// MIPS
module MIPS(
	input clk,
	input rst_n,
	input cpu_en,
	input [7:0] data_read,
	input ram_send,
	input ram_receive,
	output reg cpu_send,
	output reg cpu_receive,
	output reg cpu_ready,
	output reg [15:0] data_addr,
	output reg [7:0] data_store,
	output reg [1:0] mem_ctrl, 
	output reg done
	);
==> flow/config.mk <==
export PLATFORM = sky130hd
export DESIGN_NAME = MIPS
export DESIGN_NICKNAME = MIPS
export VERILOG_FILES = /design/flow/design.v
export SDC_FILE = /design/flow/constraint.sdc
export NUM_CORES = 4
export LEC_CHECK = 0
export ABC_AREA = 1
export CAP_MARGIN = 20
export CORE_ASPECT_RATIO = 0.5
export CORE_MARGIN = 2
export CORE_UTILIZATION = 72
export CTS_CLUSTER_DIAMETER = 400
export CTS_CLUSTER_SIZE = 97
export PLACE_DENSITY = 0.41
export SETUP_SLACK_MARGIN = 0.6
export SLEW_MARGIN = 20
export TNS_END_PERCENT = 20
==> flow/constraint.sdc <==
create_clock -name core_clock -period 2.67 [get_ports {clk}]
set_input_delay 0.5340 -clock core_clock [delete_from_list [all_inputs] [get_ports {clk}]]
set_output_delay 0.5340 -clock core_clock [all_outputs]
set_load 0.01 [all_outputs]
run.sh (not shown) runs the stock make flow with config.mk's settings and CLKGATE_MAP_FILE=.
The baseline aborted during 5_1_grt, error GRT-0232.
Change:
==> flow/config.mk (replaced) <==
export PLATFORM = sky130hd
export DESIGN_NAME = MIPS
export DESIGN_NICKNAME = MIPS
export VERILOG_FILES = /design/flow/design.v
export SDC_FILE = /design/flow/constraint.sdc
export NUM_CORES = 4
export LEC_CHECK = 0
export CAP_MARGIN = 20
export CORE_MARGIN = 2
export CORE_UTILIZATION = 36
export SLEW_MARGIN = 20
==> flow/constraint.sdc (replaced) <==
create_clock -name core_clock -period 11.3 [get_ports {clk}]
set_input_delay 2.2600 -clock core_clock [delete_from_list [all_inputs] [get_ports {clk}]]
set_output_delay 2.2600 -clock core_clock [all_outputs]
set_load 0.01 [all_outputs]
After rerunning: With this change the flow finished with timing, DRC and antenna clean. Synthesized area rose by 4.8%. Synthesized cell count is lower by 16%. Die area rose by 110%.
Change:
--- a/flow/config.mk
+++ b/flow/config.mk
@@ -8 +8,2 @@
-export CAP_MARGIN = 20
+export CAP_MARGIN = 40
+export CORE_ASPECT_RATIO = 0.96
@@ -10,2 +11,4 @@
-export CORE_UTILIZATION = 36
-export SLEW_MARGIN = 20
+export CORE_UTILIZATION = 32
+export GPL_TIMING_DRIVEN = 1
+export PLACE_DENSITY_LB_ADDON = 0.09
+export SLEW_MARGIN = 5
==> flow/constraint.sdc (replaced) <==
create_clock -name core_clock -period 10.0 [get_ports {clk}]
set_input_delay 2.0000 -clock core_clock [delete_from_list [all_inputs] [get_ports {clk}]]
set_output_delay 2.0000 -clock core_clock [all_outputs]
set_load 0.01 [all_outputs]
Die size came out higher by roughly a tenth. First-iteration DRC count fell by a quarter to a third. Clock power goes up by about a fifth. Cell count grows by a few percent. Cell area goes up slightly.
Change:
==> flow/config.mk (replaced) <==
export PLATFORM = sky130hd
export DESIGN_NAME = MIPS
export DESIGN_NICKNAME = MIPS
export VERILOG_FILES = /design/flow/design.v
export SDC_FILE = /design/flow/constraint.sdc
export NUM_CORES = 4
export LEC_CHECK = 0
export CAP_MARGIN = 20
export CORE_MARGIN = 2
export CORE_UTILIZATION = 23
export SLEW_MARGIN = 20
==> flow/constraint.sdc (replaced) <==
create_clock -name core_clock -period 4.36 [get_ports {clk}]
set_input_delay 0.8720 -clock core_clock [delete_from_list [all_inputs] [get_ports {clk}]]
set_output_delay 0.8720 -clock core_clock [all_outputs]
set_load 0.01 [all_outputs]
What happened: The changed run produced a clean layout; critical path depth is unchanged; die size went up by about 40%; count of clock-buffer cells in the layout went down by 2; setup slack loses 5600 ps; final area went up by about 2.3%.

---

The RTL this note starts from:
==> flow/design.v <==
module MIPS(
	input clk,
	input rst_n,
	input cpu_en,
	input [7:0] data_read,
	input ram_send,
	input ram_receive,
	output reg cpu_send,
	output reg cpu_receive,
	output reg cpu_ready,
	output reg [15:0] data_addr,
	output reg [7:0] data_store,
	output reg [1:0] mem_ctrl, 
	output reg done
	);
	reg [15:0] R [7:0]; 
	reg [15:0] PC,IR;
	reg [3:0] OP;
	reg [2:0] funct; 
	reg [2:0] state,next_state;
	parameter IDLE = 3'b000,
				 IF = 3'b001,
				 ID = 3'b010,
				 EX = 3'b011,
				 MEM = 3'b100,
				 WB = 3'b101;
	always@(posedge clk)
	begin
		if(~(rst_n&cpu_en))
		begin
			state <= IDLE;
		end
		else
		begin
			case(next_state)
				IDLE:state <= IDLE;
				IF:state <= IF;
				ID:state <= ID;
				EX:state <= EX;
				MEM:state <= MEM;
				WB:state <= WB;
				default:state <= state;
			endcase
		end
	end
	reg [15:0] rs,rt;
	reg [5:0] im;
	reg [11:0] addr;
	reg [15:0] temp;
	reg [1:0] read_cnt;
	reg [1:0] write_cnt;
	reg delay_cnt;
	reg delay_en;
	always@(posedge clk) 
	begin
		if(~(rst_n&cpu_en))
		begin
			cpu_ready <= 1'b0;
			delay_cnt <= 1'b0;
		end
		else if(delay_en)
		begin
			if(delay_cnt)
				cpu_ready <= 1'b0; 
			else
			begin
				cpu_ready <= 1'b1;
				delay_cnt <= 1'b1;
			end
		end
		else
		begin
			cpu_ready <= 1'b0;
			delay_cnt <= 1'b0;
		end
	end
	wire [15:0]PC_1;
	assign PC_1 = PC + 16'd2;
	always@(posedge clk)
	begin
		if(~(rst_n&cpu_en))
		begin
			{R[0],R[1],R[2],R[3],R[4],R[5],R[6],R[7]} <= 128'd0;
			{PC,IR} <= 32'd0;
			{rs,rt} <= 32'd0;
			im <= 6'd0;
			addr <= 12'd0;
			temp <= 16'd0;
			{cpu_receive,cpu_send} <= 2'b00;
			next_state <= IDLE;
			data_addr <= 16'd0;
			data_store <= 8'd0;
			OP <= 4'd0;
			IR <= 16'd0;
			funct <= 3'd0;
			delay_en <= 1'b0;
			done <= 1'b0;
			mem_ctrl <= 2'd0; 
			read_cnt <= 2'd0;
			write_cnt <= 2'd0;
		end
		else
		begin
			case(state)
				IDLE:
				begin
					done <= 1'b0;
					next_state <= IF;
					read_cnt <= 2'd0;
					write_cnt <= 2'd0;
					{cpu_receive,cpu_send} <= 2'b00;
					mem_ctrl <= 2'b00; 
				end
				IF:
				begin
					mem_ctrl <= 2'b10; 
					{cpu_receive,cpu_send} <= 2'b00; 
					if(read_cnt == 2'd0)
					begin
						data_addr <= PC;
						delay_en <= 1'b1;
						if(cpu_receive && ram_send) 
						begin
							cpu_receive <= 1'b0;
							delay_en <= 1'b0;
							read_cnt <= 2'd1;
						end
						else if(ram_send) 
						begin
							IR[15:8] <= data_read;
							if(IR[15:8] == data_read)
								cpu_receive <= 1'b1;
							else
								cpu_receive <= 1'b0;
						end
						else
						begin
							IR[15:8] <= IR[15:8];
							read_cnt <= 2'd0;
						end
					end
					else if(read_cnt == 2'd1)
					begin
						data_addr <= PC + 16'd1;
						delay_en <= 1'b1;
						if(cpu_receive && ram_send) 
						begin
							cpu_receive <= 1'b0;
							delay_en <= 1'b0;
							read_cnt <= 2'd2;
						end
						else if(ram_send) 
						begin
							IR[7:0] <= data_read;
							if(IR[7:0] == data_read)
								cpu_receive <= 1'b1;
							else
								cpu_receive <= 1'b0;
						end
						else
						begin
							IR[7:0] <= IR[7:0];
							read_cnt <= 2'd1;
						end
					end
					else if(read_cnt == 2'd2)
					begin
						next_state <= ID;
						PC <= PC + 16'd2;
						read_cnt <= 2'd0;
						mem_ctrl <= 2'b00; 
						{cpu_receive,cpu_send} <= 2'b00;
					end
					else
					begin
						next_state <= IF;
						PC <= PC;
					end
				end
				ID:
				begin
					OP <= IR[15:12];
					case(IR[11:9])
						3'd0:rs <= R[0];
						3'd1:rs <= R[1];
						3'd2:rs <= R[2];
						3'd3:rs <= R[3];
						3'd4:rs <= R[4];
						3'd5:rs <= R[5];
						3'd6:rs <= R[6];
						3'd7:rs <= R[7];
						default:rs <= 16'd0;
					endcase
					case(IR[8:6])
						3'd0:rt <= R[0];
						3'd1:rt <= R[1];
						3'd2:rt <= R[2];
						3'd3:rt <= R[3];
						3'd4:rt <= R[4];
						3'd5:rt <= R[5];
						3'd6:rt <= R[6];
						3'd7:rt <= R[7];
						default:rt <= 16'd0;
					endcase
					funct <= IR[2:0];
					im <= IR[5:0];
					addr <= IR[11:0];
					next_state <= EX;
				end
				EX:
				begin
					if(OP == 4'b0000) 
					begin
						case(funct)
							3'b000,3'b001:temp <= rs + rt; 
							3'b010,3'b011:temp <= rs - rt; 
							3'b100:temp <= (rs < rt) ? 16'd1:16'd0; 
							3'b101:temp <= rs & rt; 
							3'b110:temp <= rs | rt; 
							3'b111:PC <= rs; 
							default:temp <= 16'd0;
						endcase
					end
					else if(OP[3]) 
					begin
						case(OP)
							4'b1000:temp <= rs + {10'd0,im}; 
							4'b1001:temp <= rs - {10'd0,im}; 
							4'b1010:temp <= rs & {10'd0,im}; 
							4'b1011:temp <= rs | {10'd0,im}; 
							4'b1110:PC <= (rs==rt) ? (PC+16'd2+im<<1):PC; 
							4'b1111:PC <= (rs!=rt) ? (PC+16'd2+im<<1):PC; 
							default:temp <= 16'd0;
						endcase
					end
					else if(OP[2]) 
					begin
						if(OP == 4'b0100) 
							PC <= {PC_1[15:12],addr};
						else if(OP == 4'b0101) 
						begin
							R[7] <= PC;
							PC <= {PC_1[15:12],addr};
						end
					end
					else
						next_state <= IDLE;
					next_state <= MEM;
					read_cnt <= 2'd0;
					write_cnt <= 2'd0;
					data_addr <= 16'd0;
				end
				MEM:
				begin
					case(OP)
						4'b1100: 
							begin
								mem_ctrl <= 2'b10; 
								{cpu_receive,cpu_send} <= 2'b00; 
								if(read_cnt == 2'd0)
								begin
									data_addr <= rs + {10'd0,im};
									delay_en <= 1'b1;
									if(cpu_receive && ram_send) 
									begin
										cpu_receive <= 1'b0;
										delay_en <= 1'b0;
										read_cnt <= 2'd1;
									end
									else if(ram_send) 
									begin
										temp[15:8] <= data_read;
										if(temp[15:8] == data_read)
											cpu_receive <= 1'b1;
										else
											cpu_receive <= 1'b0;
									end
									else
									begin
										temp[15:8] <= temp[15:8];
										read_cnt <= 2'd0;
									end
								end
								else if(read_cnt == 2'd1)
								begin
									data_addr <= rs + {10'd0,im} + 16'd1;
									delay_en <= 1'b1;
									if(cpu_receive && ram_send) 
									begin
										cpu_receive <= 1'b0;
										delay_en <= 1'b0;
										read_cnt <= 2'd2;
									end
									else if(ram_send) 
									begin
										temp[7:0] <= data_read;
										if(temp[7:0] == data_read)
											cpu_receive <= 1'b1;
										else
											cpu_receive <= 1'b0;
									end
									else
									begin
										temp[7:0] <= temp[7:0];
										read_cnt <= 2'd1;
									end
								end
								else if(read_cnt == 2'd2)
								begin
									next_state <= WB;
									read_cnt <= 2'd0;
									mem_ctrl <= 2'b00; 
									{cpu_receive,cpu_send} <= 2'b00;
								end
								else
								begin
									next_state <= MEM;
									temp <= temp;
								end
							end
						4'b1101: 
							begin
								mem_ctrl <= 2'b01; 
								{cpu_receive,cpu_send} <= 2'b00; 
								if(write_cnt == 2'd0)
								begin
									data_addr <= rs + {10'd0,im};
									data_store <= rt[15:8];
									if(cpu_send && ram_receive)
									begin
										cpu_send <= 1'b0;
										write_cnt <= 2'd1;
									end
									else if(data_store == rt[15:8])
										cpu_send <= 1'b1;
									else
									begin
										cpu_send <= 1'b0;
										write_cnt <= 2'd0;
									end
								end
								else if(write_cnt == 2'd1)
								begin
									data_addr <= rs + {10'd0,im} + 16'd1;
									data_store <= rt[7:0];
									if(cpu_send && ram_receive)
									begin
										cpu_send <= 1'b0;
										write_cnt <= 2'd2;
									end
									else if(data_store == rt[7:0])
										cpu_send <= 1'b1;
									else
									begin
										cpu_send <= 1'b0;
										write_cnt <= 2'd1;
									end
								end
								else if(write_cnt == 2'd2)
								begin
									next_state <= WB;
									write_cnt <= 2'd0;
									mem_ctrl <= 2'b00; 
									{cpu_receive,cpu_send} <= 2'b00;
								end
								else
								begin
									next_state <= MEM;
									write_cnt <= write_cnt;
								end
							end
						default:
							begin
								mem_ctrl <= 2'b00; 
								temp <= temp;
								data_store <= 8'd0;
								data_addr <= 8'd0;
								next_state <= WB;
							end
					endcase
				end
				WB:
				begin
					if(OP == 4'b0000) 
					begin
						case(IR[5:3])
							3'd0:R[0] <= temp;
							3'd1:R[1] <= temp;
							3'd2:R[2] <= temp;
							3'd3:R[3] <= temp;
							3'd4:R[4] <= temp;
							3'd5:R[5] <= temp;
							3'd6:R[6] <= temp;
							3'd7:R[7] <= temp;
						endcase
					end
					else if(OP[3]) 
					begin
						if((OP[3:2] == 2'b10) | (OP == 4'b1100)) 
						begin
							case(IR[8:6])
								3'd0:R[0] <= temp;
								3'd1:R[1] <= temp;
								3'd2:R[2] <= temp;
								3'd3:R[3] <= temp;
								3'd4:R[4] <= temp;
								3'd5:R[5] <= temp;
								3'd6:R[6] <= temp;
								3'd7:R[7] <= temp;
							endcase
						end
					end
					else 
						{R[0],R[1],R[2],R[3],R[4],R[5],R[6],R[7]} <= {R[0],R[1],R[2],R[3],R[4],R[5],R[6],R[7]};
					done <= 1'b1;
					next_state <= IDLE;
				end
			endcase
		end
	end
endmodule
clock: 3.15 ns
lec_check: 0
abc_area: 1
cap_margin: 30
cell_pad_in_sites_detail_placement: 2
core_aspect_ratio: 0.81
core_margin: 10
core_utilization: 22
cts_cluster_size: 90
gpl_routability_driven: 1
max_routing_layer: met4
min_routing_layer: met1
place_density_lb_addon: 0.29
slew_margin: 20
tns_end_percent: 100
Then changed:
==> flow/config.mk (replaced) <==
export PLATFORM = sky130hd
export DESIGN_NAME = MIPS
export DESIGN_NICKNAME = MIPS
export VERILOG_FILES = /design/flow/design.v
export SDC_FILE = /design/flow/constraint.sdc
export NUM_CORES = 4
export LEC_CHECK = 0
export ABC_AREA = 1
export CAP_MARGIN = 20
export CORE_MARGIN = 2
export CORE_UTILIZATION = 64
export SLEW_MARGIN = 20
==> flow/constraint.sdc (replaced) <==
create_clock -name core_clock -period 2.46 [get_ports {clk}]
set_input_delay 0.4920 -clock core_clock [delete_from_list [all_inputs] [get_ports {clk}]]
set_output_delay 0.4920 -clock core_clock [all_outputs]
set_load 0.01 [all_outputs]
=>
- Now the flow finished but failed the layout checks on setup timing
- synthesized cell count does not change
- setup slack loses 0.35 ns
- count of clock-buffer cells in the layout falls by 11
- routed wire length decreases by 18%
- sequential share of layout area goes down by 1.3 points
- cell area increases by 6.0%
- die area goes down by 69%
- fmax climbs by 13%
- synthesized area stays the same
- utilization climbs by 56 points
Power and IR drop assume default switching activity.
